==> design/flow/design.v <==
module Booth_Encoder #(
    parameter radix = 3
) (
    input [radix-1:0] input_num,
    output reg [5-1:0] NUM_CODE  
);
    always @(*) begin
        case (input_num)
            3'b000, 3'b111: NUM_CODE = 5'b10000;
            3'b001, 3'b010: NUM_CODE = 5'b00010;
            3'b101, 3'b110: NUM_CODE = 5'b00001;
            3'b011: NUM_CODE = 5'b01000;
            3'b100: NUM_CODE = 5'b00100;
        endcase
    end
endmodule
`timescale 1ns / 1ps
module Booth_MUL #(
    parameter INPUT_WIDTH = 8,
    parameter NUM_CODE_WIDTH = 5,
    parameter MATRIX_SIZE = 3,
    parameter OUTPUT_WIDTH=$clog2(MATRIX_SIZE*(2**INPUT_WIDTH))-1
) (
    input clk,reset_n,
    input signed [INPUT_WIDTH-1:0] input_q,
    input [NUM_CODE_WIDTH-1:0] NUM_CODE,
    input signed [OUTPUT_WIDTH-1:0] input_partialmul,
    output signed [OUTPUT_WIDTH-1:0] partialmul_out,
    output signed [INPUT_WIDTH-1:0] input_q_next
);
    wire signed [OUTPUT_WIDTH-1:0] input_partialmul_opshift;
    assign input_partialmul_opshift = input_partialmul <<< 2;
    reg signed [OUTPUT_WIDTH-1:0] pipeline_reg_input_partialmul_opshift;
    reg signed [INPUT_WIDTH-1:0] pipeline_reg_input_q;
    reg [NUM_CODE_WIDTH-1:0] pipeline_reg_NUM_CODE;
    reg signed [OUTPUT_WIDTH-1:0] partialmul_out_inner;
    wire signed [OUTPUT_WIDTH-1:0] q_ext, q_rev_ext;
    assign q_ext = pipeline_reg_input_q;
    assign q_rev_ext = -q_ext;
    always @(posedge clk or negedge reset_n) begin
        if (!reset_n)begin
            pipeline_reg_input_partialmul_opshift<=0;
            pipeline_reg_input_q<=0;
            pipeline_reg_NUM_CODE<=0;
        end
        else begin
            pipeline_reg_input_partialmul_opshift<=input_partialmul_opshift;
            pipeline_reg_input_q<=input_q;
            pipeline_reg_NUM_CODE<=NUM_CODE;
        end
    end
    reg signed [INPUT_WIDTH-1:0] input_q_state2;
    always @(posedge clk or negedge reset_n) begin
        if (!reset_n) begin
            partialmul_out_inner<=0;
            input_q_state2<=0;
        end
        else begin
            case (pipeline_reg_NUM_CODE)
                5'b01000:partialmul_out_inner<=(q_ext<<<1)+pipeline_reg_input_partialmul_opshift;
                5'b00100:partialmul_out_inner<=(q_rev_ext<<<1)+pipeline_reg_input_partialmul_opshift;
                5'b00010:partialmul_out_inner<=q_ext+pipeline_reg_input_partialmul_opshift;
                5'b00001:partialmul_out_inner<=q_rev_ext+pipeline_reg_input_partialmul_opshift;
                default:partialmul_out_inner<=pipeline_reg_input_partialmul_opshift;
            endcase
            input_q_state2<=pipeline_reg_input_q;
        end
    end
    assign input_q_next=input_q_state2;
    assign partialmul_out=partialmul_out_inner;
endmodule
`timescale 1ns / 1ps
module Booth_top #(
    parameter INPUT_WIDTH = 8,
    parameter NUM_CODE_WIDTH = 5,
    parameter MATRIX_SIZE = 3,
    parameter OUTPUT_WIDTH=$clog2(MATRIX_SIZE*(2**INPUT_WIDTH))-1
) (
    input clk,
    input reset_n,
    input signed [INPUT_WIDTH-1:0] input_q,
    input signed [INPUT_WIDTH-1:0] input_k,
    input signed [OUTPUT_WIDTH-1:0] left_final_partialmul_out,  
    output reg signed [OUTPUT_WIDTH-1:0] final_partialmul_out
);
    wire [NUM_CODE_WIDTH-1:0] NUM_CODE_0, NUM_CODE_1, NUM_CODE_2, NUM_CODE_3;
    wire signed [OUTPUT_WIDTH-1:0] partialmul_out_0;
    wire signed [OUTPUT_WIDTH-1:0] partialmul_out_1;
    wire signed [OUTPUT_WIDTH-1:0] partialmul_out_2;
    wire signed [OUTPUT_WIDTH-1:0] partialmul_out_3;
    wire signed [INPUT_WIDTH-1:0] q_next_0;
    wire signed [INPUT_WIDTH-1:0] q_next_1;
    wire signed [INPUT_WIDTH-1:0] q_next_2;
    Booth_Encoder booth_enc0 (
        .input_num($unsigned(input_k[7:5])),
        .NUM_CODE(NUM_CODE_0)
    );
    Booth_Encoder booth_enc1 (
        .input_num($unsigned(input_k[5:3])),
        .NUM_CODE(NUM_CODE_1)
    );
    Booth_Encoder booth_enc2 (
        .input_num($unsigned(input_k[3:1])),
        .NUM_CODE(NUM_CODE_2)
    );
    Booth_Encoder booth_enc3 (
        .input_num({$unsigned(input_k[1:0]), 1'b0}),
        .NUM_CODE(NUM_CODE_3)
    );
    Booth_MUL #(.MATRIX_SIZE(MATRIX_SIZE), .OUTPUT_WIDTH(OUTPUT_WIDTH),
                .INPUT_WIDTH(INPUT_WIDTH), .NUM_CODE_WIDTH(NUM_CODE_WIDTH)) Booth_MUL_0 (
        .clk(clk),
        .reset_n(reset_n),
        .input_q(input_q),
        .NUM_CODE(NUM_CODE_0),
        .input_partialmul({OUTPUT_WIDTH{1'b0}}),
        .partialmul_out(partialmul_out_0),
        .input_q_next(q_next_0)
    );
    Booth_MUL #(.MATRIX_SIZE(MATRIX_SIZE), .OUTPUT_WIDTH(OUTPUT_WIDTH),
                .INPUT_WIDTH(INPUT_WIDTH), .NUM_CODE_WIDTH(NUM_CODE_WIDTH)) Booth_MUL_1 (
        .clk(clk),
        .reset_n(reset_n),
        .input_q(q_next_0),
        .NUM_CODE(NUM_CODE_1),
        .input_partialmul(partialmul_out_0),
        .partialmul_out(partialmul_out_1),
        .input_q_next(q_next_1)
    );
    Booth_MUL #(.MATRIX_SIZE(MATRIX_SIZE), .OUTPUT_WIDTH(OUTPUT_WIDTH),
                .INPUT_WIDTH(INPUT_WIDTH), .NUM_CODE_WIDTH(NUM_CODE_WIDTH)) Booth_MUL_2 (
        .clk(clk),
        .reset_n(reset_n),
        .input_q(q_next_1),
        .NUM_CODE(NUM_CODE_2),
        .input_partialmul(partialmul_out_1),
        .partialmul_out(partialmul_out_2),
        .input_q_next(q_next_2)
    );
    Booth_MUL #(.MATRIX_SIZE(MATRIX_SIZE), .OUTPUT_WIDTH(OUTPUT_WIDTH),
                .INPUT_WIDTH(INPUT_WIDTH), .NUM_CODE_WIDTH(NUM_CODE_WIDTH)) Booth_MUL_3 (
        .clk(clk),
        .reset_n(reset_n),
        .input_q(q_next_2),
        .NUM_CODE(NUM_CODE_3),
        .input_partialmul(partialmul_out_2),
        .partialmul_out(partialmul_out_3),
        .input_q_next()
    );
    always @(posedge clk or negedge reset_n) begin
        if (!reset_n) final_partialmul_out <= 0;
        else final_partialmul_out <= partialmul_out_3 + left_final_partialmul_out;
    end
endmodule
module PE_Array #(
    parameter INPUT_WIDTH = 8,
    parameter NUM_CODE_WIDTH = 5,
    parameter MATRIX_SIZE = 3,
    parameter OUTPUT_WIDTH=$clog2(MATRIX_SIZE*(2**INPUT_WIDTH))-1
)(
    input clk,
    input reset_n,
    input [INPUT_WIDTH*MATRIX_SIZE-1:0] input_q,  
    input [INPUT_WIDTH*MATRIX_SIZE*MATRIX_SIZE-1:0] input_k,  
    output [OUTPUT_WIDTH*MATRIX_SIZE-1:0] final_partialmul_out   
);
    wire [OUTPUT_WIDTH*MATRIX_SIZE*(MATRIX_SIZE+1)-1:0] psum;
    genvar i, j;
    generate
        for (i = 0; i < MATRIX_SIZE; i = i + 1) begin : row
            assign psum[OUTPUT_WIDTH*(i*(MATRIX_SIZE+1))+:OUTPUT_WIDTH] = {OUTPUT_WIDTH{1'b0}};
            for (j = 0; j < MATRIX_SIZE; j = j + 1) begin : col
                Booth_top #(
                    .INPUT_WIDTH(INPUT_WIDTH),
                    .NUM_CODE_WIDTH(NUM_CODE_WIDTH),
                    .MATRIX_SIZE(MATRIX_SIZE),
                    .OUTPUT_WIDTH(OUTPUT_WIDTH)
                ) pe (
                    .clk(clk),
                    .reset_n(reset_n),
                    .input_q(input_q[INPUT_WIDTH*(MATRIX_SIZE-j)-1-:INPUT_WIDTH]),  
                    .input_k(input_k[INPUT_WIDTH*(MATRIX_SIZE*MATRIX_SIZE-MATRIX_SIZE*i-j)-1-:INPUT_WIDTH]),  
                    .left_final_partialmul_out(psum[OUTPUT_WIDTH*(i*(MATRIX_SIZE+1)+j)+:OUTPUT_WIDTH]),  
                    .final_partialmul_out(psum[OUTPUT_WIDTH*(i*(MATRIX_SIZE+1)+j+1)+:OUTPUT_WIDTH])  
                );
                if(j==MATRIX_SIZE-1) assign final_partialmul_out[(MATRIX_SIZE-i)*OUTPUT_WIDTH-1-:OUTPUT_WIDTH]=psum[OUTPUT_WIDTH*(i*(MATRIX_SIZE+1)+j+1)+:OUTPUT_WIDTH];
            end
        end
    endgenerate
endmodule
module Array_control#(
    parameter INPUT_WIDTH = 8,
    parameter NUM_CODE_WIDTH = 5,
    parameter MATRIX_SIZE = 3,
    parameter ADDR_WIDTH = $clog2(MATRIX_SIZE**2<<2),
    parameter OUTPUT_WIDTH=$clog2(MATRIX_SIZE*(2**INPUT_WIDTH))-1
)(
    input start,clk,reset_n,
    input        [INPUT_WIDTH*MATRIX_SIZE-1:0]      buffer_input_q, 
    input        [INPUT_WIDTH*MATRIX_SIZE*MATRIX_SIZE-1:0]           buffer_input_k,
    output       job_start,
    output reg         buffer_read_K_EN,
    output             buffer_read_Q_EN,
    output reg      write_enable,
    output reg     [ADDR_WIDTH-1:0]        write_addr,
    output     [ADDR_WIDTH-1:0]        buffer_Q_addr,
    output   [MATRIX_SIZE*OUTPUT_WIDTH-1:0]             QK_RESULT
);
localparam IDLE=1'b0;
localparam ROLLING=1'b1;
localparam PIPE_LATENCY = 1 + 2*4 + 1 + (MATRIX_SIZE-1);
localparam LAST_CNT = PIPE_LATENCY + MATRIX_SIZE - 1;
reg state;
reg [5:0] cnt;
assign job_start = (state==IDLE) & start;
assign buffer_read_Q_EN = (state==ROLLING) && (cnt < 2*MATRIX_SIZE-1);
assign buffer_Q_addr = cnt[ADDR_WIDTH-1:0];
wire [OUTPUT_WIDTH*MATRIX_SIZE-1:0] final_partialmul_out;
    PE_Array #(
        .INPUT_WIDTH(INPUT_WIDTH),
        .NUM_CODE_WIDTH(NUM_CODE_WIDTH),
        .MATRIX_SIZE(MATRIX_SIZE),
        .OUTPUT_WIDTH(OUTPUT_WIDTH)
    ) pe_array_inst (
        .clk(clk),
        .reset_n(reset_n),
        .input_q(buffer_input_q),
        .input_k(buffer_input_k),
        .final_partialmul_out(final_partialmul_out)
    );
assign QK_RESULT=final_partialmul_out;
always @(posedge clk or negedge reset_n) begin
    if(!reset_n)begin
        state<=IDLE;
        cnt<=0;
        buffer_read_K_EN<=0;
        write_enable<=0;
        write_addr<=0;
    end
    else case (state)
    IDLE: begin
        write_enable<=0;
        if(start) begin
            state<=ROLLING;
            cnt<=0;
            buffer_read_K_EN<=1;
        end
    end
    ROLLING:begin
        cnt<=cnt+1;
        buffer_read_K_EN<=0;
        if(cnt>=PIPE_LATENCY-1 && cnt<LAST_CNT) begin
            write_enable<=1;
            write_addr<=cnt-(PIPE_LATENCY-1);
        end
        else write_enable<=0;
        if(cnt==LAST_CNT-1) state<=IDLE;
    end
    endcase
end
endmodule
module matrix_buffer #(
    parameter INPUT_WIDTH = 8,
    parameter MATRIX_SIZE = 3,
    parameter ADDR_WIDTH = $clog2(MATRIX_SIZE**2 << 2)
)(
    input clk,
    input reset_n,
    input K_V_read_EN, K_V_write_EN, K_V_clear,
    input signed [INPUT_WIDTH*MATRIX_SIZE-1:0] MATRIX_INPUT,
    output reg signed [INPUT_WIDTH*MATRIX_SIZE*MATRIX_SIZE-1:0] MATRIX_OUTPUT  
);
    integer i, j;
    reg signed [INPUT_WIDTH*MATRIX_SIZE-1:0] BUFFER [MATRIX_SIZE-1:0];
    reg [ADDR_WIDTH-1:0] K_offset;
    always @(posedge clk or negedge reset_n) begin
        if (~reset_n) begin
            MATRIX_OUTPUT <= 0;
            K_offset <= 0;
           for (j = 0; j < MATRIX_SIZE; j = j + 1) begin
               BUFFER[j] <= {MATRIX_SIZE*INPUT_WIDTH{1'b0}};
           end
        end
        else begin
            if (K_V_read_EN) begin
                for (i = 0; i < MATRIX_SIZE; i = i + 1) begin
                    MATRIX_OUTPUT[(MATRIX_SIZE-i) * INPUT_WIDTH * MATRIX_SIZE -1 -: MATRIX_SIZE * INPUT_WIDTH] <= BUFFER[i];
                end
            end
            if (K_V_clear) K_offset <= 0;
            else if (K_V_write_EN) begin
                if (K_offset < MATRIX_SIZE) BUFFER[K_offset] <= MATRIX_INPUT;
                K_offset <= K_offset + 1;  
            end
        end
    end
endmodule
module row_buffer #(
    parameter INPUT_WIDTH = 8,          
    parameter MATRIX_SIZE = 3,          
    parameter ADDR_WIDTH = $clog2(MATRIX_SIZE**2<<2)  
)(
    input clk,
    input reset_n,
    input write_en, clear,                            
    input [MATRIX_SIZE*INPUT_WIDTH-1:0] ROW_INPUT,
    input read_en,                                      
    input [ADDR_WIDTH-1:0] read_addr,                   
    output reg [MATRIX_SIZE*INPUT_WIDTH-1:0] read_data       
);
    localparam DEPTH = 2*MATRIX_SIZE-1;
    reg [MATRIX_SIZE*INPUT_WIDTH-1:0] buffer_data [DEPTH-1:0];  
    reg [ADDR_WIDTH-1:0] offset;
    integer j;
    always @(posedge clk or negedge  reset_n) begin
        if (~reset_n) begin
           for (j = 0; j < DEPTH; j = j + 1) begin
               buffer_data[j] <= {MATRIX_SIZE*INPUT_WIDTH{1'b0}};
           end
            offset <= 0;
            read_data <= {MATRIX_SIZE*INPUT_WIDTH{1'b0}};
        end
        else begin
            if (clear) offset <= 0;
            else if (write_en) begin
                for (j = 0; j < MATRIX_SIZE; j = j + 1) begin
                    if (offset + j < DEPTH)
                        buffer_data[offset + j][(MATRIX_SIZE - j) * INPUT_WIDTH - 1 -: INPUT_WIDTH]
                            <= ROW_INPUT[(MATRIX_SIZE - j) * INPUT_WIDTH - 1 -: INPUT_WIDTH];
                end
                offset <= offset + 1;  
            end
            if (read_en) begin
                if (read_addr < DEPTH) read_data <= buffer_data[read_addr];
            end
        end
    end
endmodule
module OutputBuffer #(
    parameter MATRIX_SIZE = 3,
    parameter INPUT_WIDTH=8,
    parameter ADDR_WIDTH = $clog2(MATRIX_SIZE**2<<2),
    parameter OUTPUT_WIDTH = $clog2(MATRIX_SIZE*(2**INPUT_WIDTH))-1
)(
    input clk,
    input reset_n,
    input read_en,
    input [ADDR_WIDTH-1:0] READ_ADDR,
    input write_enable,
    input [ADDR_WIDTH-1:0] write_addr,
    input [OUTPUT_WIDTH*MATRIX_SIZE-1:0] QK_RESULT ,  
    output reg [MATRIX_SIZE*OUTPUT_WIDTH-1:0] QK_RESULT_READ
);
reg [OUTPUT_WIDTH-1:0] BUFFER [MATRIX_SIZE-1:0][MATRIX_SIZE-1:0];  
integer i,j;
always @(posedge clk or negedge  reset_n) begin
    if (~reset_n) begin
        QK_RESULT_READ<=0;
        for(i=0;i<MATRIX_SIZE;i=i+1) for(j=0;j<MATRIX_SIZE;j=j+1) BUFFER[i][j]<=0;
    end else begin
        if(write_enable) begin
            for(i=0;i<MATRIX_SIZE;i=i+1)
                if(write_addr<MATRIX_SIZE)
                    BUFFER[i][write_addr]<=QK_RESULT[(MATRIX_SIZE-i)*OUTPUT_WIDTH-1-:OUTPUT_WIDTH];
        end
        if(read_en && READ_ADDR<MATRIX_SIZE) begin
            for (i = 0; i < MATRIX_SIZE; i = i + 1) begin
                QK_RESULT_READ[(MATRIX_SIZE-i) * OUTPUT_WIDTH -1 -: OUTPUT_WIDTH] <= BUFFER[READ_ADDR][i]; 
            end
        end
    end
end
endmodule
module Attention_top #(
    parameter INPUT_WIDTH = 8,
    parameter NUM_CODE_WIDTH = 5,
    parameter MATRIX_SIZE = 3,
    parameter ADDR_WIDTH = $clog2(MATRIX_SIZE**2<<2),
    parameter OUTPUT_WIDTH = $clog2(MATRIX_SIZE*(2**INPUT_WIDTH))-1
)(
    input clk,
    input reset_n,
    input start,
    input softmax_req,DATA_write_EN,
    input  [INPUT_WIDTH*MATRIX_SIZE-1:0] Q_INPUT,
    input [INPUT_WIDTH*MATRIX_SIZE-1:0] MATRIX_INPUT,
    output reg [MATRIX_SIZE*OUTPUT_WIDTH-1:0] Output_RESULT,
    input output_req
);
wire [ADDR_WIDTH-1:0] Q_S_addr, write_addr;
wire [MATRIX_SIZE*OUTPUT_WIDTH-1:0] QK_RESULT;
wire write_enable;
wire job_start;
wire [INPUT_WIDTH*MATRIX_SIZE*MATRIX_SIZE-1:0] MATRIX_OUTPUT;
wire [OUTPUT_WIDTH*MATRIX_SIZE-1:0] output_buffer_READ_VALUE;
wire [INPUT_WIDTH*MATRIX_SIZE-1:0] Q_S_date;
wire K_V_read_EN;
wire Q_S_read_EN;
reg output_buffer_READ_EN;
reg [ADDR_WIDTH-1:0] output_buffer_READ_ADDR;
reg [ADDR_WIDTH-1:0] output_READ_ADDR;
    Array_control #(
        .INPUT_WIDTH(INPUT_WIDTH),
        .NUM_CODE_WIDTH(NUM_CODE_WIDTH),
        .MATRIX_SIZE(MATRIX_SIZE),
        .ADDR_WIDTH(ADDR_WIDTH),
        .OUTPUT_WIDTH(OUTPUT_WIDTH)
    ) array_control_inst (
        .start(start),
        .clk(clk),
        .reset_n(reset_n),
        .buffer_input_q(Q_S_date),
        .buffer_input_k(MATRIX_OUTPUT),
        .job_start(job_start),
        .buffer_read_K_EN(K_V_read_EN),
        .buffer_read_Q_EN(Q_S_read_EN),
        .write_enable(write_enable),
        .write_addr(write_addr),
        .buffer_Q_addr(Q_S_addr),
        .QK_RESULT(QK_RESULT)
    );
    matrix_buffer #(
        .INPUT_WIDTH(INPUT_WIDTH),
        .MATRIX_SIZE(MATRIX_SIZE),
        .ADDR_WIDTH(ADDR_WIDTH)
    ) matrix_buffer_inst (
        .clk(clk),
        .reset_n(reset_n),
        .K_V_read_EN(K_V_read_EN),
        .K_V_write_EN(DATA_write_EN),
        .K_V_clear(job_start),
        .MATRIX_INPUT(MATRIX_INPUT),
        .MATRIX_OUTPUT(MATRIX_OUTPUT)
    );
    row_buffer #(
        .INPUT_WIDTH(INPUT_WIDTH),
        .MATRIX_SIZE(MATRIX_SIZE),
        .ADDR_WIDTH(ADDR_WIDTH)
    ) row_buffer_inst (
        .clk(clk),
        .reset_n(reset_n),
        .write_en(DATA_write_EN),
        .clear(job_start),
        .ROW_INPUT(Q_INPUT),
        .read_en(Q_S_read_EN),
        .read_addr(Q_S_addr),
        .read_data(Q_S_date)
    );
    OutputBuffer #(
        .MATRIX_SIZE(MATRIX_SIZE),
        .INPUT_WIDTH(INPUT_WIDTH),
        .ADDR_WIDTH(ADDR_WIDTH),
        .OUTPUT_WIDTH(OUTPUT_WIDTH)
    ) output_buffer_inst (
        .clk(clk),
        .reset_n(reset_n),
        .write_enable(write_enable),
        .write_addr(write_addr),
        .QK_RESULT(QK_RESULT),
        .read_en(output_buffer_READ_EN),
        .READ_ADDR(output_buffer_READ_ADDR),
        .QK_RESULT_READ(output_buffer_READ_VALUE)
    );
    always @(posedge clk or negedge reset_n) begin
        if(~reset_n) begin
            output_READ_ADDR<=0;
            output_buffer_READ_EN<=0;
            output_buffer_READ_ADDR<=0;
            Output_RESULT<=0;
        end
        else if(output_req) begin
            output_buffer_READ_EN<=1;
            output_buffer_READ_ADDR<=output_READ_ADDR;
            output_READ_ADDR<=output_READ_ADDR+1;
            Output_RESULT<=output_buffer_READ_VALUE;
        end
        else begin
            output_READ_ADDR<=0;
            output_buffer_READ_EN<=0;
            Output_RESULT<=0;
        end
    end
endmodule
==> design/flow/run.sh <==
#!/bin/bash
# the make line also repeats each setting of config.mk as NAME=value (left out here)
make -C /OpenROAD-flow-scripts/flow DESIGN_CONFIG=/design/flow/config.mk WORK_HOME=/design/flow/orfs CLKGATE_MAP_FILE= finish
==> design/flow/config.mk <==
export PLATFORM = sky130hd
export DESIGN_NAME = Attention_top
export DESIGN_NICKNAME = Attention_top
export VERILOG_FILES = /design/flow/design.v
export SDC_FILE = /design/flow/constraint.sdc
export NUM_CORES = 4
export LEC_CHECK = 0
export CAP_MARGIN = 15
export CELL_PAD_IN_SITES_DETAIL_PLACEMENT = 1
export CELL_PAD_IN_SITES_GLOBAL_PLACEMENT = 3
export CORE_MARGIN = 2
export CORE_UTILIZATION = 49
export HOLD_SLACK_MARGIN = 0.12
export MIN_ROUTING_LAYER = met1
export PLACE_DENSITY_LB_ADDON = 0.13
export SETUP_SLACK_MARGIN = 1.32
export SLEW_MARGIN = 20
export TNS_END_PERCENT = 5
==> design/flow/constraint.sdc <==
create_clock -name core_clock -period 5.63 [get_ports {clk}]
set_input_delay 1.1260 -clock core_clock [delete_from_list [all_inputs] [get_ports {clk}]]
set_output_delay 1.1260 -clock core_clock [all_outputs]
set_load 0.01 [all_outputs]
==> impl_metrics.yaml, run 1 <==
# yosys + openroad results
power_and_ir_drop:
  clkPwrFrac_pct: 22.2
  power_frac_seq_pct: 40.1
  power_leader: "registers"
  p_switching_w: 0.0161
  ir_worst_vdd_mv: 0.348
  sw_frac_of_total_pct: 39.9
  pg_comb_w: 0.0152
  power.leakage_nw: 30.0
  power_per_cell_area_mw_per_mm2: 618
  powerClk_w: 0.00892
  powerSeq_w: 0.0161
  p_int_w: 0.0242
  pwr-share-comb_pct: 37.7
logic_synthesis:
  simple_gate_area_share_pct: 12.2
  ys_sh_mux_pct: 6.72
  synth_area_per_cell_um2: 11.1
  synth-compound-area-share_pct: 14.4
  ys_warn_count: 11
  topCellsByArea: "dfrtp_1 (53%), mux2_2 (6.2%), ha_1 (5.4%), a21oi_1 (3.1%), nand2_1 (2.6%)"
  top_area_cell: "dfrtp_1"
  yosysChipArea_mm2: 0.0581
  synthArstFlopShare_pct: 100
  ys_cells: 5229
  synth_area_mm2: 0.0581
  syn_nets: 5567
  ys_sh_adder_pct: 6.56
  yosysTopAreaCellShare_pct: 53.2
  top_cell: "dfrtp_1"
  syn_inst: 5229
  ys_seq_share_pct: 53.2
  ys_sh_xor_pct: 3.86
  ys.flop_type: "dfrtp_1"
  top_logic_kind: "AND-OR/OR-AND gates"
  edf_count: 0
  ys_types: 88
  ys_ff: 1234
  yosys-top-cells-count: "dfrtp_1 (1,234), nand2_1 (397), nor2_1 (366)"
floorplan:
  io_pins: 81
  initCoreUtil_pct: 49.3
  core_area_mm2: 0.118
  die_area_mm2: 0.121
  rows: 126
  die_w_um: 348
  die_h_um: 348
worst_setup_path:
  endpoint_kind: "flip-flop"
  setup.worst_path.class: "reg2reg"
  critPathBufInv: 4
  startpoint: "output_buffer_READ_ADDR[0]$_DFFE_PN0P_"
  cp.depth: 14
  crit_family: "adder cells"
  reg2reg_slack_ps: 1520
  crit_chain: "inv_1 > ha_1 > inv_1 > fa_1 > buf_4 > ha_4 > buf_4 > nand2_1 > a2111oi_0 > a221oi_1 > o311ai_0 > nor2_1 > o2111ai_1 > o221a_2"
  arrival_ps: 4820
  r2r-start: "output_buffer_READ_ADDR[0]$_DFFE_PN0P_"
  worstSetupStartpointType: "flip-flop"
  reg2reg_to: "output_buffer_inst.QK_RESULT_READ[18]$_DFFE_PN0P_"
  crit_path_max_fanout: 51
  rr_worst_depth: 14
  cp_slowest_cell: "fa_1"
  cp_data_required_time_ps: 6340
  endpoint: "output_buffer_inst.QK_RESULT_READ[18]$_DFFE_PN0P_"
  worst_path_largest_cell_delay_ps: 530
layout:
  final_nets: 5635
  area_growth_pct: 12.1
routing:
  antenna_left: 0
  drtPass1Iterations: 8
  vias: 40700
  wirelength_um: 154000
  vias_per_cell: 5.87
  drc: 0
  avgRoutedWirePerCell_um: 22.2
  drtIter0Drc: 2624
cts:
  clk_pin_slew_ps: 60
  clock.latency.late_pin_ps: 780
  numCtsBuffers: 136
  clock_path_buffers: 3
  holdBufCountCts: 0
  cts-root-buf: "clkbuf_16"
  tritoncts: "yes"
  cts.sinks: 1234
  cts_htree_levels: 4
  postCtsResizedCells: 0
  cts_setup_buffers: 0
placed_design:
  gp_congestion: 0.901
  dp_hpwl_um: 109000
  preCtsSetupSlack_ps: 1310
  port_buffers: 79
worst_hold_path:
  min_path_cells: 0
  hold_class: "reg2reg"
final_timing:
  worstMarginPinSlew_ps: 973
  fmax_mhz: 243
  fin_ws_ps: 1520
  tns_ps: 0
  finalMaxSlewViolations: 0
  grt_setup_unrepaired: "true"
  period_needed_ps: 4110
  finalSetupViolCount: 0
  final_hold_viol_count: 0
  period_used_pct: 73.0
  fin_skew_ps: 34.3
  slew_headroom_pct: 34.3
global_routing:
  grt-ovfl-total: 0
  antenna_found_initial: 5
  grt_max_degree: 157
  grt_pass1_wl_um: 246000
  grtUsageTotal_pct: 25.8
  grt_pass1_vias: 43400
run:
  maxCapViolations: 0
  warnings: 96
status:
  status: "complete, no violations"
==> layer usage <==
layer	vias up	GRT usage, %	routed length (µm)
met5	-	0	30
met4	4	8.45	4300
met3	240	3.18	5260
met2	751	44.2	77000
met1	20900	33.9	67100
li1	18800	-	-
==> layout make-up <==
class	count	area (µm²)
inverter	254	953
fill	12300	52700
clock buffer	193	3940
antenna	3	7.51
tap	1536	1920
multi-input combinational	3527	25400
timing repair buffer	144	1380
sequential	1234	30900
clock inverter	43	587
==> through the flow <==
stage	power, W	util, %	hold WS (ps)	area [µm²]	cells
6_report	0.0402	55.3	329	65100	6934
3_3_place_gp	0.0306	51.4	332	60600	6695
2_1_floorplan	0.0259	-	331	58100	5229
3_5_place_dp	0.0313	51.4	336	60500	6695
4_1_cts	0.0406	55.3	325	65100	6931
5_1_grt	0.0432	55.3	339	65100	6934
==> run 2, diff against run 1 <==
- ABC_AREA: default -> 1
- CELL_PAD_IN_SITES_DETAIL_PLACEMENT: 1 -> 0
- CELL_PAD_IN_SITES_GLOBAL_PLACEMENT: 3 -> 0
- CORE_UTILIZATION: 49 -> 72
- CTS_CLUSTER_SIZE: default -> 14
- clock period: 5.63 -> 5.29 ns (I/O delays scaled with it)
==> run 2 against run 1 <==
Compared with the run above: register-to-register slack worse by 90 ps; flip-flop count unchanged; clock power down 2.5%; via count up 13%; power down 4.9%; synthesized cell count up 24%; maximum frequency up 6.5%; synthesized area up 0.23%; final cell count up 11%; clock-buffer cell count down 31; critical path type unchanged.
==> impl_metrics.yaml, run 2 <==
# yosys + openroad results
logic_synthesis:
  ys_sh_mux_pct: 0.696
  syn_nets: 6816
  synthArstFlopShare_pct: 100
  top_area_cell: "dfrtp_1"
  synth_area_per_cell_um2: 8.99
  ys_ff: 1234
  topCellsByArea: "dfrtp_1 (53%), nand2_1 (9.2%), inv_1 (6.1%), ha_1 (5.4%), o21ai_0 (3.9%)"
  ys_warn_count: 11
  top_logic_kind: "simple AND/OR/NAND/NOR gates"
  top_cell: "nand2_1"
  yosys-top-cells-count: "nand2_1 (1,424), dfrtp_1 (1,234), inv_1 (943)"
  ys_types: 62
  ys_cells: 6478
  yosysTopAreaCellShare_pct: 53.0
  edf_count: 0
  ys_sh_xor_pct: 2.07
  ys.flop_type: "dfrtp_1"
  yosysChipArea_mm2: 0.0582
  synth-compound-area-share_pct: 12.1
  ys_sh_adder_pct: 6.54
  simple_gate_area_share_pct: 18.0
  syn_inst: 6478
  ys_seq_share_pct: 53.0
  synth_area_mm2: 0.0582
floorplan:
  rows: 104
  die_area_mm2: 0.0832
  die_h_um: 288
  core_area_mm2: 0.0803
  io_pins: 81
  initCoreUtil_pct: 72.5
  die_w_um: 288
cts:
  cts_htree_levels: 3
  clock.latency.late_pin_ps: 720
  numCtsBuffers: 118
  cts-root-buf: "clkbuf_16"
  clock_path_buffers: 3
  tritoncts: "yes"
  holdBufCountCts: 0
  clk_pin_slew_ps: 60
  cts_setup_buffers: 0
  cts.sinks: 1234
final_timing:
  period_needed_ps: 3860
  final_hold_viol_count: 0
  finalSetupViolCount: 0
  period_used_pct: 73.0
  grt_setup_unrepaired: "true"
  fin_skew_ps: 68.8
  finalMaxSlewViolations: 0
  fin_ws_ps: 1430
  whs_ps: 247
  fmax_mhz: 259
  slew_headroom_pct: 24.0
  worstMarginPinSlew_ps: 1140
  tns_ps: 0
worst_setup_path:
  rr_worst_depth: 17
  arrival_ps: 4460
  reg2reg_slack_ps: 1430
  endpoint_kind: "flip-flop"
  cp.depth: 17
  crit_family: "simple AND/OR/NAND/NOR gates"
  crit_chain: "inv_1 > nand2_1 > nor3_1 > nor3_2 > inv_2 > o221ai_1 > a21oi_1 > a21oi_1 > ha_1 > nand2_1 > nand2_1 > a31oi_1 > nor2_1 > o21ai_0 > nand2_1 > xnor2_1 > a21oi_1"
  worst_path_largest_cell_delay_ps: 680
  crit_path_max_fanout: 16
  setup.worst_path.class: "reg2reg"
  worst_path_most_repeated_cell: "nand2_1"
  worstSetupStartpointType: "flip-flop"
  cp_slowest_cell: "nor3_1"
  cp_data_required_time_ps: 5890
  critPathBufInv: 2
global_routing:
  grt_pass1_wl_um: 233000
  grt_max_degree: 154
  grt-ovfl-total: 0
  grt_pass1_vias: 45100
  grtUsageTotal_pct: 35.4
  antenna_found_initial: 2
placed_design:
  dp_hpwl_um: 100000
  gp_congestion: 1.00
  port_buffers: 79
  placed_area_mm2: 0.0601
  preCtsSetupSlack_ps: 1170
routing:
  diodes: 0
  drc: 0
  vias: 46100
  antenna_left: 0
  drtPass1Iterations: 8
  avgRoutedWirePerCell_um: 18.8
  drtIter0Drc: 5022
  wirelength_um: 146000
  vias_per_cell: 5.97
run:
  maxCapViolations: 0
  warnings: 92
power_and_ir_drop:
  p_switching_w: 0.0157
  power_per_cell_area_mw_per_mm2: 596
  power_leader: "registers"
  sw_frac_of_total_pct: 41.2
  powerClk_w: 0.00870
  pwr-share-comb_pct: 36.5
  p_total_w: 0.0382
  powerSeq_w: 0.0156
  p_int_w: 0.0225
  power_frac_seq_pct: 40.7
  power.leakage_nw: 32.6
  ir_worst_vdd_mv: 0.443
  pg_comb_w: 0.0140
  clkPwrFrac_pct: 22.7
layout:
  fin_area_mm2: 0.0642
  area_growth_pct: 10.3
  fill_cells: 5027
  final_nets: 6904
worst_hold_path:
  hold_class: "in2async"
status:
  status: "complete, no violations"
==> run 2: layout make-up <==
type / count / area (µm²) / area share [%]
Tap cell: 1060 / 1330 / 2.07
Inverter: 990 / 3720 / 5.79
Sequential cell: 1234 / 30900 / 48.1
Multi-Input combinational cell: 4102 / 23000 / 35.8
Clock inverter: 59 / 721 / 1.12
Timing Repair Buffer: 120 / 1200 / 1.87
Clock buffer: 162 / 3350 / 5.21
==> run 2: routing by layer <==
metal / share of wire (%) / track usage (%) / vias to the layer above
li1: - / - / 21400
met1: 40 / 47.5 / 22300
met2: 48 / 58.3 / 2046
met3: 7.2 / 5.00 / 429
met4: 4.5 / 15.4 / 2
met5: 0.015 / 0 / -
==> run 2: repair_timing <==
| item | 4_1_cts | 5_1_grt |
|---|---|---|
| gates resized | 1 | 5 |
| setup endpoints to repair | 9 | 26 |
| pin swaps | 0 | 0 |
==> run 2: through the flow <==
step,std cells,util (%)
global placement,7506,74.9
detailed placement,7506,74.9
CTS,7727,79.9
finish,7727,80.0
global route,7727,80.0
floorplan,6478,-
==> run 3, diff against run 2 <==
- CAP_MARGIN: 15 -> 20
- CELL_PAD_IN_SITES_DETAIL_PLACEMENT: 0 -> default
- CELL_PAD_IN_SITES_GLOBAL_PLACEMENT: 0 -> default
- CORE_UTILIZATION: 72 -> 70
- CTS_CLUSTER_DIAMETER: default -> 230
- CTS_CLUSTER_SIZE: 14 -> 37
- HOLD_SLACK_MARGIN: 0.12 -> 0.29
- MIN_ROUTING_LAYER: met1 -> default
- SETUP_SLACK_MARGIN: 1.32 -> 0.6
- TNS_END_PERCENT: 5 -> default
- clock period: 5.29 -> 2.09 ns (I/O delays scaled with it)
==> run 3 against run 2 <==
Compared with the run above: the run now fails in 5_1_grt; die size up 2.8%; synthesized area unchanged; synthesized cell count unchanged.
==> impl_metrics.yaml, run 3 <==
# flow metrics
logic_synthesis:
  ys_cells: 6478
  yosysTopAreaCellShare_pct: 53.0
  syn_nets: 6816
  simple_gate_area_share_pct: 18.0
  edf_count: 0
  yosys-top-cells-count: "nand2_1 (1,424), dfrtp_1 (1,234), inv_1 (943)"
  ys_types: 62
  top_area_cell: "dfrtp_1"
  ys_seq_share_pct: 53.0
  ys_sh_mux_pct: 0.696
  ys_warn_count: 11
  syn_inst: 6478
  ys_sh_adder_pct: 6.54
  ys_sh_xor_pct: 2.07
  ys.flop_type: "dfrtp_1"
  ys_ff: 1234
  top_logic_kind: "simple AND/OR/NAND/NOR gates"
  synth_area_per_cell_um2: 8.99
  synth_area_mm2: 0.0582
  synth-compound-area-share_pct: 12.1
  yosysChipArea_mm2: 0.0582
  top_cell: "nand2_1"
  synthArstFlopShare_pct: 100
  topCellsByArea: "dfrtp_1 (53%), nand2_1 (9.2%), inv_1 (6.1%), ha_1 (5.4%), o21ai_0 (3.9%)"
floorplan:
  rows: 105
  die_area_mm2: 0.0855
  initCoreUtil_pct: 70.8
  io_pins: 81
  die_h_um: 292
  core_area_mm2: 0.0822
  die_w_um: 292
status:
  error: "[ERROR GRT-0232] Routing congestion too high. Check the congestion heatmap in the GUI."
  status: "aborted with a tool error"
  haltStage: "5_1_grt"
placed_design:
  placed_area_mm2: 0.0670
  gp_congestion: 1.04
  preCtsSetupSlack_ps: -780
  port_buffers: 79
  dp_hpwl_um: 127000
cts:
  clock_path_buffers: 3
  cts_htree_levels: 2
  numCtsBuffers: 39
  cts-root-buf: "clkbuf_16"
  cts.sinks: 1234
global_routing:
  grt-ovfl-total: 706
  grtUsageTotal_pct: 84.9
## run 3: through the flow
stage / hold WS (ps) / instances
after CTS: 305 / 8411
after floorplan: 122 / 6478
after detailed placement: 335 / 8185
after global placement: 331 / 8185
## run 3: layer usage
layer,track usage (%),overflow
met5,54.5,1
met3,73.1,56
met1,83.5,26
met2,97.4,345
met4,87.3,278
## run 3: what timing repair did
item	4_1_cts
gates cloned	21
pin swaps	356
gates resized	625
hold buffers	1
endpoints found under the setup margin	533
endpoints found under the hold margin	1036
buffers inserted	158
==> run 4, diff against run 3 <==
- ABC_AREA: 1 -> default
- CORE_UTILIZATION: 70 -> 72
- CTS_CLUSTER_DIAMETER: 230 -> default
- CTS_CLUSTER_SIZE: 37 -> default
- HOLD_SLACK_MARGIN: 0.29 -> default
- PLACE_DENSITY_LB_ADDON: 0.13 -> default
- SETUP_SLACK_MARGIN: 0.6 -> -0.15
- clock period: 2.09 -> 2.92 ns (I/O delays scaled with it)
==> run 4 against run 3 <==
Compared with the run above: now fails the layout checks on setup timing; synthesized area down 0.23%; die size down 3.0%; synthesized cell count down 19%.
==> impl_metrics.yaml, run 4 <==
# yosys + openroad results
layout:
  final_nets: 6156
  area_growth_pct: 20.9
  post-route-util_pct: 87.6
  fin_area_mm2: 0.0702
logic_synthesis:
  ys_sh_xor_pct: 3.86
  yosysTopAreaCellShare_pct: 53.2
  edf_count: 0
  syn_inst: 5229
  synth_area_per_cell_um2: 11.1
  top_cell: "dfrtp_1"
  syn_nets: 5567
  top_area_cell: "dfrtp_1"
  yosys-top-cells-count: "dfrtp_1 (1,234), nand2_1 (397), nor2_1 (366)"
  yosysChipArea_mm2: 0.0581
  ys_cells: 5229
  ys_warn_count: 11
  ys_sh_adder_pct: 6.56
  topCellsByArea: "dfrtp_1 (53%), mux2_2 (6.2%), ha_1 (5.4%), a21oi_1 (3.1%), nand2_1 (2.6%)"
  synth_area_mm2: 0.0581
  synth-compound-area-share_pct: 14.4
  ys_seq_share_pct: 53.2
  ys_sh_mux_pct: 6.72
  simple_gate_area_share_pct: 12.2
  top_logic_kind: "AND-OR/OR-AND gates"
  synthArstFlopShare_pct: 100
  ys_types: 88
  ys_ff: 1234
  ys.flop_type: "dfrtp_1"
worst_setup_path:
  reg2reg_slack_ps: -370
  setup.worst_path.class: "reg2reg"
  critPathBufInv: 0
  crit_path_max_fanout: 3
  endpoint_kind: "flip-flop"
  rr_worst_depth: 10
  cp_data_required_time_ps: 3480
  cp.depth: 10
  worstSetupStartpointType: "flip-flop"
  worst_path_largest_cell_delay_ps: 550
  crit_chain: "or4_4 > or3_4 > and2_4 > a222oi_1 > a21oi_1 > ha_1 > a21oi_2 > xor2_1 > nand2_1 > xnor2_2"
  crit_family: "simple AND/OR/NAND/NOR gates"
  arrival_ps: 3850
  cp_slowest_cell: "or4_4"
routing:
  wirelength_um: 172000
  antenna_left: 0
  drtPass1Iterations: 10
  vias_per_cell: 6.70
  avgRoutedWirePerCell_um: 24.6
  drtIter0Drc: 5714
  vias: 46700
  drc: 0
  diodes: 0
final_timing:
  final_hold_viol_count: 0
  tns_ps: -7240
  finalSetupViolCount: 104
  grt_setup_unrepaired: "true"
  period_needed_ps: 3290
  fin_ws_ps: -366
  finalMaxSlewViolations: 0
  slew_headroom_pct: 45.0
  period_used_pct: 113
  whs_ps: 338
  fin_skew_ps: 80.8
  worstMarginPinSlew_ps: 823
  fmax_mhz: 304
power_and_ir_drop:
  power_frac_seq_pct: 36.0
  powerClk_w: 0.0158
  pg_comb_w: 0.0394
  power.leakage_nw: 32.9
  powerSeq_w: 0.0310
  p_switching_w: 0.0355
  clkPwrFrac_pct: 18.4
  power_per_cell_area_mw_per_mm2: 1230
  p_int_w: 0.0507
  sw_frac_of_total_pct: 41.2
  ir_worst_vdd_mv: 0.807
  pwr-share-comb_pct: 45.7
  power_leader: "combinational logic"
floorplan:
  die_h_um: 288
  die_area_mm2: 0.0830
  rows: 104
  core_area_mm2: 0.0802
  initCoreUtil_pct: 72.5
  io_pins: 81
  die_w_um: 288
placed_design:
  dp_hpwl_um: 109000
  placed_area_mm2: 0.0638
  gp_congestion: 0.966
  port_buffers: 79
status:
  status: "complete, but fails checks"
  so_faults: "setup timing"
global_routing:
  grt-ovfl-total: 0
  grtUsageTotal_pct: 39.8
  grt_max_degree: 110
  grt_pass1_wl_um: 258000
  grt_pass1_vias: 47100
  antenna_found_initial: 7
worst_hold_path:
  hold_class: "reg2reg"
  min_path_cells: 0
cts:
  cts.sinks: 1234
  clk_pin_slew_ps: 70
  clock_path_buffers: 3
  tritoncts: "yes"
  cts-root-buf: "clkbuf_16"
  numCtsBuffers: 118
  clock.latency.late_pin_ps: 730
  cts_htree_levels: 3
run:
  maxCapViolations: 0
  warnings: 90
run 4: layout make-up:
class / instances / area [µm²]
sequential: 1234 / 30900
multi-input combinational: 3527 / 27000
fill: 3580 / 9960
timing repair buffer: 683 / 5950
clock buffer: 159 / 3320
tap: 1060 / 1330
inverter: 254 / 956
clock inverter: 62 / 731
run 4: stage by stage:
stage	power (W)	setup WS [ps]	cells
after floorplan	0.0501	-193	5229
after CTS	0.0819	-280	6914
final	0.0863	-366	6979
after global placement	0.0621	-338	6674
after detailed placement	0.0644	-421	6674
after global routing	0.0903	-595	6979
run 4: routing by layer:
metal | GRT usage [%] | share of wire (%)
met1 | 49.8 | 36
met2 | 67.3 | 49
met3 | 5.90 | 7.6
met4 | 21.7 | 6.9
met5 | 0 | 0.031
run 4: repair_timing:
action                                  4_1_cts  5_1_grt
hold buffers                                  1        0
pin swaps                                    27      196
endpoints found under the hold margin        51        0
endpoints found under the setup margin       62      100
resized                                      70      351
cloned                                        0        2
buffers inserted                             21       79
==> run 5, diff against run 4 <==
- CORE_UTILIZATION: 72 -> 26
- SETUP_SLACK_MARGIN: -0.15 -> default
- clock period: 2.92 -> 7.97 ns (I/O delays scaled with it)
==> run 5 against run 4 <==
Compared with the run above: the run now finishes clean; final area decreased by 5.5%; core utilization shrank 58 points; final cell count rose by 19%; clock skew shrank 7.6 ps; highest routed layer unchanged.
==> impl_metrics.yaml, run 5 <==
# yosys + openroad results
status:
  status: "complete, no violations"
logic_synthesis:
  synth_area_mm2: 0.0581
  ys_seq_share_pct: 53.2
  syn_inst: 5229
  synthArstFlopShare_pct: 100
  top_cell: "dfrtp_1"
  ys_warn_count: 11
  ys.flop_type: "dfrtp_1"
  synth_area_per_cell_um2: 11.1
  edf_count: 0
  ys_cells: 5229
  topCellsByArea: "dfrtp_1 (53%), mux2_2 (6.2%), ha_1 (5.4%), a21oi_1 (3.1%), nand2_1 (2.6%)"
  syn_nets: 5567
  ys_sh_mux_pct: 6.72
  yosysChipArea_mm2: 0.0581
  yosysTopAreaCellShare_pct: 53.2
  top_logic_kind: "AND-OR/OR-AND gates"
  synth-compound-area-share_pct: 14.4
  ys_ff: 1234
  ys_sh_xor_pct: 3.86
  ys_sh_adder_pct: 6.56
  simple_gate_area_share_pct: 12.2
  yosys-top-cells-count: "dfrtp_1 (1,234), nand2_1 (397), nor2_1 (366)"
  top_area_cell: "dfrtp_1"
  ys_types: 88
global_routing:
  antenna_found_initial: 10
  grt_max_degree: 176
  grt_pass1_wl_um: 220000
  grt_pass1_vias: 39300
  grt-ovfl-total: 0
  grtUsageTotal_pct: 11.8
final_timing:
  slew_headroom_pct: 26.8
  finalMaxSlewViolations: 0
  fin_ws_ps: 3600
  period_needed_ps: 4370
  fin_skew_ps: 73.3
  period_used_pct: 54.8
  tns_ps: 0
  finalSetupViolCount: 0
  fmax_mhz: 229
  grt_setup_unrepaired: "false"
  final_hold_viol_count: 0
  worstMarginPinSlew_ps: 1100
layout:
  final_nets: 5594
  post-route-util_pct: 29.9
  area_growth_pct: 14.2
  fill_cells: 22700
worst_setup_path:
  endpoint_kind: "flip-flop"
  reg2reg_slack_ps: 3600
  crit_family: "simple AND/OR/NAND/NOR gates"
  rr_worst_depth: 13
  reg2reg_to: "output_buffer_inst.QK_RESULT_READ[9]$_DFFE_PN0P_"
  crit_chain: "inv_1 > ha_1 > inv_1 > fa_1 > buf_4 > ha_1 > buf_4 > and2_1 > xnor2_1 > or2_0 > nand3_4 > o22ai_1 > a21oi_1"
  setup.worst_path.class: "reg2reg"
  worstSetupStartpointType: "flip-flop"
  r2r-start: "output_buffer_READ_ADDR[0]$_DFFE_PN0P_"
  startpoint: "output_buffer_READ_ADDR[0]$_DFFE_PN0P_"
  endpoint: "output_buffer_inst.QK_RESULT_READ[9]$_DFFE_PN0P_"
  arrival_ps: 5000
  worst_path_largest_cell_delay_ps: 550
  cp.depth: 13
  cp_data_required_time_ps: 8600
  cp_slowest_cell: "fa_1"
  critPathBufInv: 4
  crit_path_max_fanout: 52
power_and_ir_drop:
  power_frac_seq_pct: 41.1
  clkPwrFrac_pct: 21.3
  powerSeq_w: 0.0112
  power_leader: "registers"
  power_per_cell_area_mw_per_mm2: 413
  p_switching_w: 0.0107
  powerClk_w: 0.00583
  ir_worst_vdd_mv: 0.229
  p_int_w: 0.0166
  pg_comb_w: 0.0103
  power.leakage_nw: 29.7
  sw_frac_of_total_pct: 39.3
  pwr-share-comb_pct: 37.6
floorplan:
  core_area_mm2: 0.222
  die_w_um: 477
  initCoreUtil_pct: 26.2
  rows: 173
  die_area_mm2: 0.227
  io_pins: 81
  die_h_um: 477
worst_hold_path:
  min_path_cells: 0
  hold_class: "reg2reg"
cts:
  cts_setup_buffers: 0
  tritoncts: "yes"
  holdBufCountCts: 0
  cts.sinks: 1234
  cts_htree_levels: 3
  postCtsResizedCells: 0
  clock_path_buffers: 3
  clock.latency.late_pin_ps: 770
  cts-root-buf: "clkbuf_16"
  clk_pin_slew_ps: 80
  numCtsBuffers: 119
routing:
  wirelength_um: 137000
  antenna_left: 0
  diodes: 0
  vias: 39700
  drtPass1Iterations: 9
  vias_per_cell: 4.76
  drc: 0
  drtIter0Drc: 3445
  avgRoutedWirePerCell_um: 16.5
run:
  warnings: 93
  maxCapViolations: 0
placed_design:
  preCtsSetupSlack_ps: 3070
  port_buffers: 79
  dp_hpwl_um: 98800
  gp_congestion: 0.887
run 5: layout make-up:
cell class / instances / area (µm²) / share of cell area [%]
Sequential cell: 1234 / 30900 / 46.6
Multi-Input combinational cell: 3527 / 25400 / 38.4
Tap cell: 2975 / 3720 / 5.61
Clock buffer: 166 / 3400 / 5.13
Timing Repair Buffer: 120 / 1190 / 1.80
Inverter: 254 / 953 / 1.44
Clock inverter: 48 / 716 / 1.08
run 5: per-layer routing:
layer,routed length (µm),vias up,share of wire (%),GRT usage (%)
met5,82,-,0.060,0
met4,2830,14,2.1,2.82
met3,7830,190,5.7,2.22
met2,63400,1032,46,19.0
met1,63000,19600,46,16.3
li1,-,18800,-,-
run 5: metrics by stage:
| step | hold WS (ps) | total power [W] | instance area (µm²) | cells |
|---|---|---|---|---|
| floorplan | 331 | 0.0183 | 58100 | 5229 |
| global placement | 332 | 0.0212 | 62200 | 8110 |
| detailed placement | 335 | 0.0216 | 62200 | 8110 |
| CTS | 329 | 0.0275 | 66300 | 8324 |
| global route | 334 | 0.0294 | 66300 | 8324 |
| finish | 332 | 0.0274 | 66300 | 8324 |
==> run 6, diff against run 5 <==
- ABC_AREA: default -> 1
- CAP_MARGIN: 20 -> 15
- CELL_PAD_IN_SITES_DETAIL_PLACEMENT: default -> 0
- CELL_PAD_IN_SITES_GLOBAL_PLACEMENT: default -> 0
- CORE_UTILIZATION: 26 -> 69
- CTS_CLUSTER_SIZE: default -> 15
- HOLD_SLACK_MARGIN: default -> 0.12
- MIN_ROUTING_LAYER: default -> met1
- PLACE_DENSITY_LB_ADDON: default -> 0.13
- SETUP_SLACK_MARGIN: default -> 0.57
- TNS_END_PERCENT: default -> 5
- clock period: 7.97 -> 2.51 ns (I/O delays scaled with it)
==> run 6 against run 5 <==
Compared with the run above: now fails the layout checks on capacitance limit, slew limit, setup timing; global-route usage grew 34 points; clock power grew to 3.3 times the previous value; die size shrank 62%; via count grew 41%.
==> impl_metrics.yaml, run 6 <==
# yosys + openroad results
worst_setup_path:
  worst_path_most_repeated_cell: "inv_1"
  reg2reg_slack_ps: -500
  worstSetupStartpointType: "flip-flop"
  crit_path_max_fanout: 4
  rr_worst_depth: 16
  crit_family: "simple AND/OR/NAND/NOR gates"
  arrival_ps: 3680
  setup.worst_path.class: "reg2reg"
  critPathBufInv: 5
  cp_slowest_cell: "fa_1"
  endpoint_kind: "flip-flop"
  worst_path_largest_cell_delay_ps: 450
  crit_chain: "inv_1 > nand2_1 > nor2_1 > nand3_1 > inv_1 > nor2_1 > inv_1 > o2111ai_1 > o21ai_0 > inv_1 > fa_1 > o21ai_0 > nand2_1 > nor2_1 > xor2_1 > buf_4"
  cp.depth: 16
  cp_data_required_time_ps: 3170
final_timing:
  fin_ws_ps: -504
  worstMarginPinSlew_ps: 1520
  tns_ps: -28660
  grt_setup_unrepaired: "true"
  slew_headroom_pct: -2.40
  fin_skew_ps: 33.1
  finalSetupViolCount: 141
  final_hold_viol_count: 0
  period_needed_ps: 3010
  finalMaxSlewViolations: 3
  fmax_mhz: 332
  period_used_pct: 120
  whs_ps: 341
power_and_ir_drop:
  power_frac_seq_pct: 34.7
  p_int_w: 0.0557
  power_leader: "combinational logic"
  power.leakage_nw: 36.4
  ir_worst_vdd_mv: 1.01
  clkPwrFrac_pct: 19.0
  pwr-share-comb_pct: 46.3
  p_switching_w: 0.0440
  sw_frac_of_total_pct: 44.2
  powerClk_w: 0.0190
  power_per_cell_area_mw_per_mm2: 1370
  p_total_w: 0.0997
  pg_comb_w: 0.0461
  powerSeq_w: 0.0345
routing:
  wirelength_um: 218000
  drtIter0Drc: 8438
  drtPass1Iterations: 12
  drc: 0
  vias: 56000
  vias_per_cell: 6.68
  antenna_left: 0
  avgRoutedWirePerCell_um: 26.0
floorplan:
  die_h_um: 294
  core_area_mm2: 0.0836
  initCoreUtil_pct: 69.7
  io_pins: 81
  die_w_um: 294
  rows: 106
  die_area_mm2: 0.0867
global_routing:
  grt_pass1_wl_um: 305000
  grtUsageTotal_pct: 45.7
  antenna_found_initial: 12
  grt-ovfl-total: 0
  grt_pass1_vias: 54900
  grt_max_degree: 103
logic_synthesis:
  simple_gate_area_share_pct: 18.0
  ys_sh_mux_pct: 0.696
  ys_ff: 1234
  yosysChipArea_mm2: 0.0582
  synthArstFlopShare_pct: 100
  top_area_cell: "dfrtp_1"
  syn_nets: 6816
  ys_types: 62
  syn_inst: 6478
  edf_count: 0
  ys_warn_count: 11
  ys_seq_share_pct: 53.0
  ys_sh_adder_pct: 6.54
  ys_cells: 6478
  top_logic_kind: "simple AND/OR/NAND/NOR gates"
  yosys-top-cells-count: "nand2_1 (1,424), dfrtp_1 (1,234), inv_1 (943)"
  synth-compound-area-share_pct: 12.1
  top_cell: "nand2_1"
  ys_sh_xor_pct: 2.07
  ys.flop_type: "dfrtp_1"
  yosysTopAreaCellShare_pct: 53.0
  topCellsByArea: "dfrtp_1 (53%), nand2_1 (9.2%), inv_1 (6.1%), ha_1 (5.4%), o21ai_0 (3.9%)"
  synth_area_mm2: 0.0582
  synth_area_per_cell_um2: 8.99
placed_design:
  placed_area_mm2: 0.0650
  dp_hpwl_um: 123000
  port_buffers: 79
  preCtsSetupSlack_ps: -444
  gp_congestion: 1.03
status:
  so_faults: "capacitance limit, slew limit, setup timing"
  status: "complete, but fails checks"
cts:
  tritoncts: "yes"
  clk_pin_slew_ps: 70
  clock.latency.late_pin_ps: 750
  clock_path_buffers: 3
  cts.sinks: 1234
  cts_htree_levels: 3
  numCtsBuffers: 118
  cts-root-buf: "clkbuf_16"
layout:
  fill_cells: 3642
  final_nets: 7541
  fin_area_mm2: 0.0729
  area_growth_pct: 25.2
run:
  maxCapViolations: 1
  warnings: 87
worst_hold_path:
  min_path_cells: 0
  hold_class: "reg2reg"
==> run 6: layout make-up <==
| class | instances | area [µm²] | share of cell area (%) |
|---|---|---|---|
| diodes | 3 | 7.51 | 0.0103 |
| clock buffers | 159 | 3360 | 4.61 |
| clock inverters | 55 | 671 | 0.920 |
| inverters | 990 | 3760 | 5.15 |
| multi-input cells | 4105 | 26100 | 35.8 |
| flip-flops and latches | 1234 | 30900 | 42.4 |
| well taps | 1080 | 1350 | 1.85 |
| repair buffers | 754 | 6740 | 9.25 |
==> run 6: repair_timing <==
item,CTS,global route
endpoints found under the hold margin,47,0
gates resized,366,433
hold buffers,1,0
gates cloned,3,1
endpoints found under the setup margin,495,505
pin swaps,131,200
setup buffers,49,49
==> run 6: layer usage <==
metal | routed length (µm) | vias up | part of all wire [%] | GRT usage, %
met5 | 77 | - | 0.035 | 0
met4 | 23200 | 12 | 11 | 33.3
met3 | 25500 | 1879 | 12 | 9.44
met2 | 98900 | 5015 | 45 | 74.6
met1 | 70400 | 26400 | 32 | 54.1
li1 | - | 22700 | - | -
==> run 6: through the flow <==
stage                     cells  util (%)
after CTS                  8327      84.7
after floorplan            6478         -
final                      8380      87.2
after global placement     8060      77.8
after detailed placement   8060      77.8
after global routing       8379      87.2
==> run 7, diff against run 6 <==
- CAP_MARGIN: 15 -> 20
- CELL_PAD_IN_SITES_DETAIL_PLACEMENT: 0 -> default
- CELL_PAD_IN_SITES_GLOBAL_PLACEMENT: 0 -> default
- CORE_UTILIZATION: 69 -> 72
- CTS_CLUSTER_SIZE: 15 -> 72
- HOLD_SLACK_MARGIN: 0.12 -> default
- MIN_ROUTING_LAYER: met1 -> default
- PLACE_DENSITY: default -> 0.65
- PLACE_DENSITY_LB_ADDON: 0.13 -> default
- SETUP_SLACK_MARGIN: 0.57 -> 0.74
- TNS_END_PERCENT: 5 -> default
==> run 7 against run 6 <==
Compared with the run above: the flow now stops in 5_1_grt; synthesized area is the same; die size shrank 4.1%; synthesized cell count is the same.
==> impl_metrics.yaml, run 7 <==
# flow metrics
logic_synthesis:
  synth-compound-area-share_pct: 12.1
  synth_area_mm2: 0.0582
  ys_seq_share_pct: 53.0
  top_logic_kind: "simple AND/OR/NAND/NOR gates"
  topCellsByArea: "dfrtp_1 (53%), nand2_1 (9.2%), inv_1 (6.1%), ha_1 (5.4%), o21ai_0 (3.9%)"
  syn_nets: 6816
  ys_sh_mux_pct: 0.696
  top_cell: "nand2_1"
  top_area_cell: "dfrtp_1"
  ys_types: 62
  ys_sh_xor_pct: 2.07
  yosys-top-cells-count: "nand2_1 (1,424), dfrtp_1 (1,234), inv_1 (943)"
  syn_inst: 6478
  ys_ff: 1234
  yosysTopAreaCellShare_pct: 53.0
  synth_area_per_cell_um2: 8.99
  ys_cells: 6478
  yosysChipArea_mm2: 0.0582
  edf_count: 0
  ys.flop_type: "dfrtp_1"
  synthArstFlopShare_pct: 100
  ys_warn_count: 11
  simple_gate_area_share_pct: 18.0
  ys_sh_adder_pct: 6.54
cts:
  cts_htree_levels: 3
  numCtsBuffers: 118
  cts-root-buf: "clkbuf_16"
  clock_path_buffers: 3
  cts.sinks: 1234
placed_design:
  dp_hpwl_um: 119000
  gp_congestion: 1.03
  preCtsSetupSlack_ps: -376
  port_buffers: 79
  placed_area_mm2: 0.0649
floorplan:
  rows: 104
  io_pins: 81
  die_h_um: 288
  initCoreUtil_pct: 72.5
  die_area_mm2: 0.0832
  core_area_mm2: 0.0803
  die_w_um: 288
status:
  error: "[ERROR DPL-0038] Utilization greater than 100%, impossible to legalize"
  status: "aborted with a tool error"
  haltStage: "5_1_grt"
[run 7: repair_timing]
action,CTS
endpoints found under the hold margin,36
resized,826
gates cloned,30
pin swaps,384
setup endpoints to repair,508
buffers inserted,240
hold buffers,1
[run 7: through the flow]
stage / util (%) / std cells / total power (W)
CTS: 92.7 / 8467 / 0.0984
global placement: 80.9 / 7974 / 0.0657
floorplan: - / 6478 / 0.0533
detailed placement: 80.9 / 7974 / 0.0683
==> run 8, diff against run 7 <==
- CAP_MARGIN: 20 -> 15
- CELL_PAD_IN_SITES_DETAIL_PLACEMENT: default -> 0
- CELL_PAD_IN_SITES_GLOBAL_PLACEMENT: default -> 0
- CORE_UTILIZATION: 72 -> 70
- CTS_CLUSTER_SIZE: 72 -> default
- HOLD_SLACK_MARGIN: default -> -0.08
- MIN_ROUTING_LAYER: default -> met1
- PLACE_DENSITY: 0.65 -> default
- SETUP_SLACK_MARGIN: 0.74 -> -0.06
- TNS_END_PERCENT: default -> 5
- clock period: 2.51 -> 2.58 ns (I/O delays scaled with it)
==> run 8 against run 7 <==
Compared with the run above: synthesized area stayed put; die size grew 2.8%; the layout now fails its checks (setup timing); synthesized cell count did not move.
==> impl_metrics.yaml, run 8 <==
# yosys + openroad results
status:
  status: "complete, but fails checks"
  so_faults: "setup timing"
final_timing:
  finalSetupViolCount: 103
  worstMarginPinSlew_ps: 1100
  final_hold_viol_count: 0
  grt_setup_unrepaired: "true"
  whs_ps: 334
  fin_skew_ps: 61.1
  fmax_mhz: 300
  slew_headroom_pct: 25.6
  period_needed_ps: 3330
  fin_ws_ps: -754
  finalMaxSlewViolations: 0
  period_used_pct: 129
floorplan:
  rows: 105
  die_w_um: 292
  die_h_um: 292
  initCoreUtil_pct: 70.8
  core_area_mm2: 0.0822
  io_pins: 81
  die_area_mm2: 0.0855
power_and_ir_drop:
  p_switching_w: 0.0398
  ir_worst_vdd_mv: 0.896
  power_frac_seq_pct: 35.8
  sw_frac_of_total_pct: 43.2
  pg_comb_w: 0.0409
  pwr-share-comb_pct: 44.5
  p_total_w: 0.0920
  power.leakage_nw: 35.9
  clkPwrFrac_pct: 19.7
  powerClk_w: 0.0182
  p_int_w: 0.0523
  power_per_cell_area_mw_per_mm2: 1290
  power_leader: "combinational logic"
  powerSeq_w: 0.0329
worst_setup_path:
  critPathBufInv: 5
  worstSetupStartpointType: "flip-flop"
  crit_chain: "nor2_2 > inv_2 > nor3_4 > buf_6 > buf_4 > buf_4 > a21oi_2 > a21oi_4 > ha_4 > inv_2 > o21bai_2 > o21ai_2 > nand2_2 > a21oi_4 > a21o_1 > nand3_2 > nand2_1 > nand2_1"
  crit_family: "simple AND/OR/NAND/NOR gates"
  crit_path_max_fanout: 4
  cp.depth: 18
  arrival_ps: 3960
  worst_path_largest_cell_delay_ps: 520
  rr_worst_depth: 18
  reg2reg_slack_ps: -750
  setup.worst_path.class: "reg2reg"
  cp_slowest_cell: "nor3_4"
  endpoint_kind: "flip-flop"
  cp_data_required_time_ps: 3210
cts:
  numCtsBuffers: 117
  cts.sinks: 1234
  clock.latency.late_pin_ps: 740
  tritoncts: "yes"
  cts_htree_levels: 3
  cts-root-buf: "clkbuf_16"
  clock_path_buffers: 3
  clk_pin_slew_ps: 70
routing:
  wirelength_um: 198000
  drtPass1Iterations: 10
  drtIter0Drc: 6781
  vias_per_cell: 6.46
  drc: 0
  vias: 53700
  avgRoutedWirePerCell_um: 23.8
  antenna_left: 0
layout:
  fill_cells: 3806
  post-route-util_pct: 86.6
  area_growth_pct: 22.4
  final_nets: 7492
  fin_area_mm2: 0.0712
logic_synthesis:
  syn_nets: 6816
  ys_types: 62
  yosys-top-cells-count: "nand2_1 (1,424), dfrtp_1 (1,234), inv_1 (943)"
  edf_count: 0
  ys_ff: 1234
  ys_sh_xor_pct: 2.07
  simple_gate_area_share_pct: 18.0
  synthArstFlopShare_pct: 100
  ys_sh_mux_pct: 0.696
  ys_warn_count: 11
  yosysChipArea_mm2: 0.0582
  synth_area_per_cell_um2: 8.99
  ys_sh_adder_pct: 6.54
  top_logic_kind: "simple AND/OR/NAND/NOR gates"
  top_area_cell: "dfrtp_1"
  yosysTopAreaCellShare_pct: 53.0
  top_cell: "nand2_1"
  ys_cells: 6478
  synth_area_mm2: 0.0582
  synth-compound-area-share_pct: 12.1
  ys_seq_share_pct: 53.0
  ys.flop_type: "dfrtp_1"
  syn_inst: 6478
  topCellsByArea: "dfrtp_1 (53%), nand2_1 (9.2%), inv_1 (6.1%), ha_1 (5.4%), o21ai_0 (3.9%)"
run:
  maxCapViolations: 0
  warnings: 86
global_routing:
  grt_pass1_vias: 53500
  antenna_found_initial: 5
  grt-ovfl-total: 0
  grt_max_degree: 95
  grtUsageTotal_pct: 43.8
  grt_pass1_wl_um: 291000
worst_hold_path:
  min_path_cells: 0
  hold_class: "reg2reg"
placed_design:
  preCtsSetupSlack_ps: -521
  port_buffers: 79
  gp_congestion: 1.01
  placed_area_mm2: 0.0650
  dp_hpwl_um: 121000
-- run 8: final cells by class --
cell class | instances | area, µm² | share of cell area, %
Inverter | 990 | 3740 | 5.24
Tap cell | 1070 | 1340 | 1.88
Multi-Input combinational cell | 4103 | 24900 | 35.0
Antenna cell | 2 | 5.00 | 0.00702
Clock buffer | 167 | 3430 | 4.81
Sequential cell | 1234 | 30900 | 43.4
Timing Repair Buffer | 708 | 6290 | 8.83
Clock inverter | 48 | 604 | 0.848
-- run 8: through the flow --
step	setup TNS, ps	instances
floorplan	-2740	6478
global placement	-11020	8029
detailed placement	-22310	8029
CTS	-14600	8265
global route	-42940	8320
finish	-25120	8322
-- run 8: what timing repair did --
item                                   4_1_cts  5_1_grt
gates resized                              197      279
endpoints found under the hold margin       52        0
setup endpoints to repair                   90      191
cloned                                       1        0
hold buffers                                 1        0
pin swaps                                   82      133
buffers inserted                            20       55
-- run 8: layer usage --
| metal | wire [µm] | global-route usage, % | vias to the layer above |
|---|---|---|---|
| li1 | - | - | 22600 |
| met1 | 67100 | 52.5 | 25700 |
| met2 | 93900 | 73.6 | 4074 |
| met3 | 20200 | 8.07 | 1367 |
| met4 | 16800 | 27.7 | 8 |
| met5 | 52 | 0 | - |
Power is estimated from default activity; no workload was simulated.
